==> 11-18 <==
Design CannyEdge, start of the top module:
module CannyEdge(dAddrRegRow, dAddrRegCol, bWE, bCE, InData, OutData,
	OPMode, bOPEnable, dReadReg, dWriteReg,	clk, rst_b);
clock: 17.9 ns
lec_check: 0
abc_area: 0
cap_margin: 10
core_margin: 2
core_utilization: 40
max_routing_layer: met4
place_density: 0.6
setup_slack_margin: 1.97
slew_margin: 10
tns_end_percent: 5
run.sh (not shown) runs the stock make flow with config.mk's settings and CLKGATE_MAP_FILE=.
==> inputs of 05-04, as changes to 11-18 <==
- ABC_AREA: 0 -> 1
- CAP_MARGIN: 10 -> 20
- CORE_UTILIZATION: 40 -> 72
- CTS_CLUSTER_DIAMETER: default -> 371
- CTS_CLUSTER_SIZE: default -> 99
- MAX_ROUTING_LAYER: met4 -> default
- SETUP_SLACK_MARGIN: 1.97 -> default
- SLEW_MARGIN: 10 -> 20
- TNS_END_PERCENT: 5 -> 10
==> flow/constraint.sdc (replaced) <==
create_clock -name core_clock -period 6.49 [get_ports {clk}]
set_input_delay 1.2980 -clock core_clock [delete_from_list [all_inputs] [get_ports {clk}]]
set_output_delay 1.2980 -clock core_clock [all_outputs]
set_load 0.01 [all_outputs]
==> summary of the runs <==
- Die area: 11-18 is larger than 05-04 (70%).
- In 05-04 the synthesized cell count is higher than in 11-18, by 36%.
- Against 05-04, the synthesized area of 11-18 is smaller by about 5%.
- 05-04 did not get past global routing (5_1_grt) with ODB-0269. 11-18 finished clean.
==> figures <==
| quantity | 11-18 | 05-04 |
|---|---|---|
| Yosys cell count | 6561 | 8912 |
| Starting utilization of the core area | 40.4% | 72.3% |
| Standard cell area after detailed placement | 70600 um2 | 78600 um2 |
| Post-synthesis cell type with the largest instance count | sky130_fd_sc_hd__inv_1 | sky130_fd_sc_hd__nand2_1 |
| Placed instance count | 8687 | 10.8k |
| Area of the die | 172000 um2 | 101000 um2 |
| Number of resized instances in the post-cts repair step | 0 | 137 |
| H-tree lvl count | 3 | 1 |
| Num rows | 150 | 115 |
| Mapped cell area | 67600 um2 | 71000 um2 |
| Share of synthesized cell area in and, or, nand and nor gates | 9.84% | 21.4% |
| Multiplexer share of the synthesized area | 8.11% | 0.338% |
| Weighted congestion reported at the end of routability-driven placement | 1.03 | 1.10 |
| Share of the synthesized area in the top cell type | 22.2% | 21.1% |
| Height of the die | 415 um | 318 um |
| Worst slack at placement | 7.75 ns | -2.33 ns |
| Sequential element share of the synthesized area | 24.4% | 23.3% |
| Floorplan core area | 167000 um2 | 98100 um2 |
| Outcome | complete, no violations | stopped before the end |
| Failing step | - | global routing (5_1_grt) |
| Clock buffers created by TritonCTS | 74 | 10 |

---

==> run H <==
==> flow/design.v <==
`timescale 1ns/10ps
module CannyEdge(dAddrRegRow, dAddrRegCol, bWE, bCE, InData, OutData,
	OPMode, bOPEnable, dReadReg, dWriteReg,	clk, rst_b);
	input 	[2:0]						dAddrRegRow, dAddrRegCol;  
	input									bWE, bCE;  
	input 	[8-1:0] 	InData;
	output 	[8-1:0] 	OutData;
	reg     	[8-1:0] 	OutData;
	input 	[2:0]						OPMode;   
	input 								bOPEnable;  
	input 	[3:0]						dReadReg, dWriteReg;
	input									clk, rst_b;
	reg   [8-1:0]			regX[0:24];	 
	reg 	[8-1:0]			regY[0:24];	 
	reg 	[8-1:0]			regZ[0:24];	 
	wire 	[8-1:0]			gf[0:24];	 
	wire signed [31:0]	sobelX[0:8]; 
	wire signed [31:0]	sobelY[0:8]; 
	reg 	[8-1:0]			Out_gf, Out_gradient, Out_direction, Out_bThres;
	parameter 							dThresHigh = 15;
	parameter							dThresLow = 10;
	reg 		[31:0]					tpSum, Sum;
	reg		[1:0]						IntSignal;
	reg signed	 	[31:0] 			Gx, Gy, fGx, fGy, Gxadd, Gyadd, Gxyadd, fGx_t;
	reg signed	[1:0]					dx, dy;
	integer 								i, j, k;
	assign gf[0] =1;  assign gf[1] =3;  assign gf[2]=4;   assign gf[3]=3;   assign gf[4]=1;
	assign gf[5] =3;  assign gf[6] =7;  assign gf[7]=10;  assign gf[8]=7;   assign gf[9]=3;
	assign gf[10]=4;  assign gf[11]=10; assign gf[12]=16; assign gf[13]=10; assign gf[14]=4;
	assign gf[15]=3;  assign gf[16]=7;  assign gf[17]=10; assign gf[18]=7;  assign gf[19]=3;
	assign gf[20]=1;  assign gf[21]=3;  assign gf[22]=4;  assign gf[23]=3;  assign gf[24]=1;
	assign sobelX[0]=-1;	assign sobelX[1]=0; assign sobelX[2]=1;
	assign sobelX[3]=-2;	assign sobelX[4]=0; assign sobelX[5]=2;
	assign sobelX[6]=-1;	assign sobelX[7]=0; assign sobelX[8]=1;
	assign sobelY[0]=1;	assign sobelY[1]=2; assign sobelY[2]=1;
	assign sobelY[3]=0;	assign sobelY[4]=0; assign sobelY[5]=0;
	assign sobelY[6]=-1;	assign sobelY[7]=-2; assign sobelY[8]=-1;
	always @(posedge clk or negedge rst_b)
		begin
			if(!rst_b)
				IntSignal <= 2'b00;
			else if(bCE==1'b0)
				IntSignal <= IntSignal;
			else if(bOPEnable==1'b1)
				IntSignal <= 2'b00;
			else if(OPMode == 0)
				IntSignal <= (IntSignal == 2'b00) ? 2'b01 : (IntSignal == 2'b01) ? 2'b00 : IntSignal;
			else if(OPMode == 1)
				IntSignal <= IntSignal + 2'b01;
			else if(OPMode == 2 || OPMode == 3)
				IntSignal <= (IntSignal == 2'b00) ? 2'b01 : (IntSignal == 2'b01) ? 2'b00 : IntSignal;
			else
				IntSignal <= IntSignal;
		end
	always @(posedge clk)
		begin
			if(!rst_b) 
				begin
				end
			else if(bCE==1'b0 && bWE==1'b0) 
				begin
					if(dWriteReg == 0)
						regX[dAddrRegRow*5+dAddrRegCol] <= InData;
					else if(dWriteReg == 1)
						regY[dAddrRegRow*5+dAddrRegCol] <= InData;
					else if(dWriteReg == 2)
						regZ[dAddrRegRow*5+dAddrRegCol] <= InData;
				end
			else if(bCE==1'b0 && bWE==1'b1)
				begin
					if(dReadReg == 0)
						OutData <= Out_gf;
					else if(dReadReg == 1)
						OutData <= Out_gradient;
					else if(dReadReg == 2)
						OutData <= Out_direction;
					else if(dReadReg == 3)
						OutData <= regX[dAddrRegRow*5+dAddrRegCol];
					else if(dReadReg == 4)
						OutData <= Out_bThres;
				end
			else
				begin
					if(bOPEnable==1'b0)
						begin
							if(OPMode == 0)
								begin
									if(IntSignal == 2'b00)	
										begin
											tpSum = 0;
											for(i=0; i<25; i=i+1)
												begin
													Sum = regX[i]*gf[i];
													tpSum = tpSum + Sum;
												end
										end
									else if(IntSignal == 2'b01) 
										begin
										 Out_gf <= (tpSum>>7);
										end
									else 
										begin
											Out_gf <= Out_gf;
										end
								end
							else if(OPMode == 1)
								begin
									if(IntSignal == 2'b00)	
										begin
											Gx = 0;
											Gy = 0;
											for (j=0; j<3; j=j+1)
												for (k=0; k<3; k=k+1)
													begin
														Gxadd = regX[j*5+k]*sobelX[j*3+k];
														Gx = Gx + Gxadd;
														Gyadd = regX[j*5+k]*sobelY[j*3+k];
														Gy = Gy + Gyadd;
													end 
										end
									else if(IntSignal == 2'b01) 
										begin
											if(Gx<0 && Gy<0)
												begin
													Gxyadd = (-Gx) + (-Gy);
												end
											else if(Gx>0 && Gy<0)
												begin
													Gxyadd = Gx + (-Gy);
												end
											else if(Gx<0 && Gy>0)
												begin
													Gxyadd = (-Gx) + Gy;
												end
											else 
												begin
													Gxyadd = Gx + Gy;
												end
											if(Gxyadd < 0)	Gxyadd = -Gxyadd;
											Out_gradient <= (Gxyadd>>3);
										end	
									else if(IntSignal == 2'b10) 
										begin
											if(Gy < 0)
												begin
													fGx <= -Gx;
													fGy <= -Gy;
												end
											else
												begin
													fGx <= Gx;
													fGy <= Gy;
												end
										end
									else if(IntSignal == 2'b11) 
										begin
											if(fGx >= 0)
												begin
													fGx_t = (5*fGx)>>1;
													if(fGx_t < 0) fGx_t = -fGx_t;
													if(fGy <= (fGx>>1))
														begin
															Out_direction <= 0;
														end
													else if(fGy <= fGx_t)
														begin
															Out_direction <= 45;
														end
													else
														begin
															Out_direction <= 90;
														end
												end
											else  
												begin
													fGx_t = ((-5)*fGx)>>1;
													if(fGx_t < 0) fGx_t = -fGx_t;
													if(fGy <= ((-fGx)>>1))
														begin
															Out_direction <= 0;
														end
													else if(fGy <= fGx_t)
														begin
															Out_direction <= 135;
														end
													else
														begin
															Out_direction <= 90;
														end
												end
										end
								end
							else if(OPMode == 2)
								begin
									if(IntSignal == 2'b00) 
										begin
											if(regY[6] == 0)
												begin
													dx <= 1;
													dy <= 0;
												end
											else if(regY[6] == 45)
												begin
													dx <= 1;
													dy <= -1;
												end
											else if(regY[6] == 90)
												begin
													dx <= 0;
													dy <= -1;
												end
											else 
												begin
													dx <= -1;
													dy <= -1;
												end
										end
									else if(IntSignal == 2'b01) 
										begin
											if(regX[6]>=regX[(1+dy)*5+dx+1] && regX[6]>=regX[(1-dy)*5-dx+1])
												begin
													regX[(1+dy)*5+dx+1] <= 0;
													regX[(1-dy)*5-dx+1] <= 0;
												end
											else
												begin
													regX[6] <= 0;
												end
										end
								end
							else if(OPMode == 3)
								begin
									if(IntSignal == 2'b00) 
										begin
											if(regY[6] == 0)
												begin
													dx <= 0;
													dy <= -1;
												end
											else if(regY[6] == 45)
												begin
													dx <= -1;
													dy <= -1;
												end
											else if(regY[6] == 90)
												begin
													dx <= 1;
													dy <= 0;
												end
											else 
												begin
													dx <= 1;
													dy <= -1;
												end
										end	
									else if(IntSignal == 2'b01) 
										begin
											if(regX[6] >= dThresHigh)		 
												Out_bThres <= 1;
											else if(regX[6] <= dThresLow)		 
												Out_bThres <= 0;
											else					 
												begin
													if(regX[6-5*dy-dx] >= dThresHigh || regX[6+5*dy+dx] >= dThresHigh)
														Out_bThres <= 1;
													else if(regZ[6-5*dy-dx] == 1 || regZ[6+5*dy+dx] == 1)
														Out_bThres <= 1;
													else
														Out_bThres <= 0;
												end
										end
								end
						end	
				end  
		end
endmodule
==> flow/run.sh <==
#!/bin/bash
# the make line also repeats each setting of config.mk as NAME=value (left out here)
make -C /OpenROAD-flow-scripts/flow DESIGN_CONFIG=/design/flow/config.mk WORK_HOME=/design/flow/orfs CLKGATE_MAP_FILE= finish
==> flow/config.mk <==
export PLATFORM = sky130hd
export DESIGN_NAME = CannyEdge
export DESIGN_NICKNAME = CannyEdge
export VERILOG_FILES = /design/flow/design.v
export SDC_FILE = /design/flow/constraint.sdc
export NUM_CORES = 4
export LEC_CHECK = 0
export CAP_MARGIN = 20
export CORE_MARGIN = 2
export CORE_UTILIZATION = 40
export PLACE_DENSITY = 0.6
export SLEW_MARGIN = 20
==> flow/constraint.sdc <==
create_clock -name core_clock -period 10.4 [get_ports {clk}]
set_input_delay 2.0800 -clock core_clock [delete_from_list [all_inputs] [get_ports {clk}]]
set_output_delay 2.0800 -clock core_clock [all_outputs]
set_load 0.01 [all_outputs]
==> run B (differences from run H) <==
- CORE_UTILIZATION: 40 -> 71
- CTS_CLUSTER_SIZE: default -> 100
- PLACE_DENSITY: 0.6 -> 0.64
- SETUP_SLACK_MARGIN: default -> 3.09
==> flow/constraint.sdc (replaced) <==
create_clock -name core_clock -period 10.7 [get_ports {clk}]
set_input_delay 2.1400 -clock core_clock [delete_from_list [all_inputs] [get_ports {clk}]]
set_output_delay 2.1400 -clock core_clock [all_outputs]
set_load 0.01 [all_outputs]
==> run P (differences from run H) <==
- CAP_MARGIN: 20 -> 0
- CORE_ASPECT_RATIO: default -> 0.71
- CORE_UTILIZATION: 40 -> 72
- CTS_CLUSTER_DIAMETER: default -> 79
- PLACE_DENSITY: 0.6 -> default
- SETUP_SLACK_MARGIN: default -> -0.17
==> flow/constraint.sdc (replaced) <==
create_clock -name core_clock -period 7.86 [get_ports {clk}]
set_input_delay 1.5720 -clock core_clock [delete_from_list [all_inputs] [get_ports {clk}]]
set_output_delay 1.5720 -clock core_clock [all_outputs]
set_load 0.01 [all_outputs]
==> run M (differences from run H) <==
- CORE_UTILIZATION: 40 -> 9
==> flow/constraint.sdc (replaced) <==
create_clock -name core_clock -period 18.1 [get_ports {clk}]
set_input_delay 3.6200 -clock core_clock [delete_from_list [all_inputs] [get_ports {clk}]]
set_output_delay 3.6200 -clock core_clock [all_outputs]
set_load 0.01 [all_outputs]
==> results <==
Run B finished clean. Run P finished but fails on setup timing. Run H went through all stages and came out clean. Run M passed the timing, DRC and antenna checks.
Synthesized area is the same in run M and run P.
Against run B, the via count of run P is higher by about 5%.
Sequential share of layout area: run M < run P < run B < run H.
The lowest clock skew belongs to run M, the highest to run B.
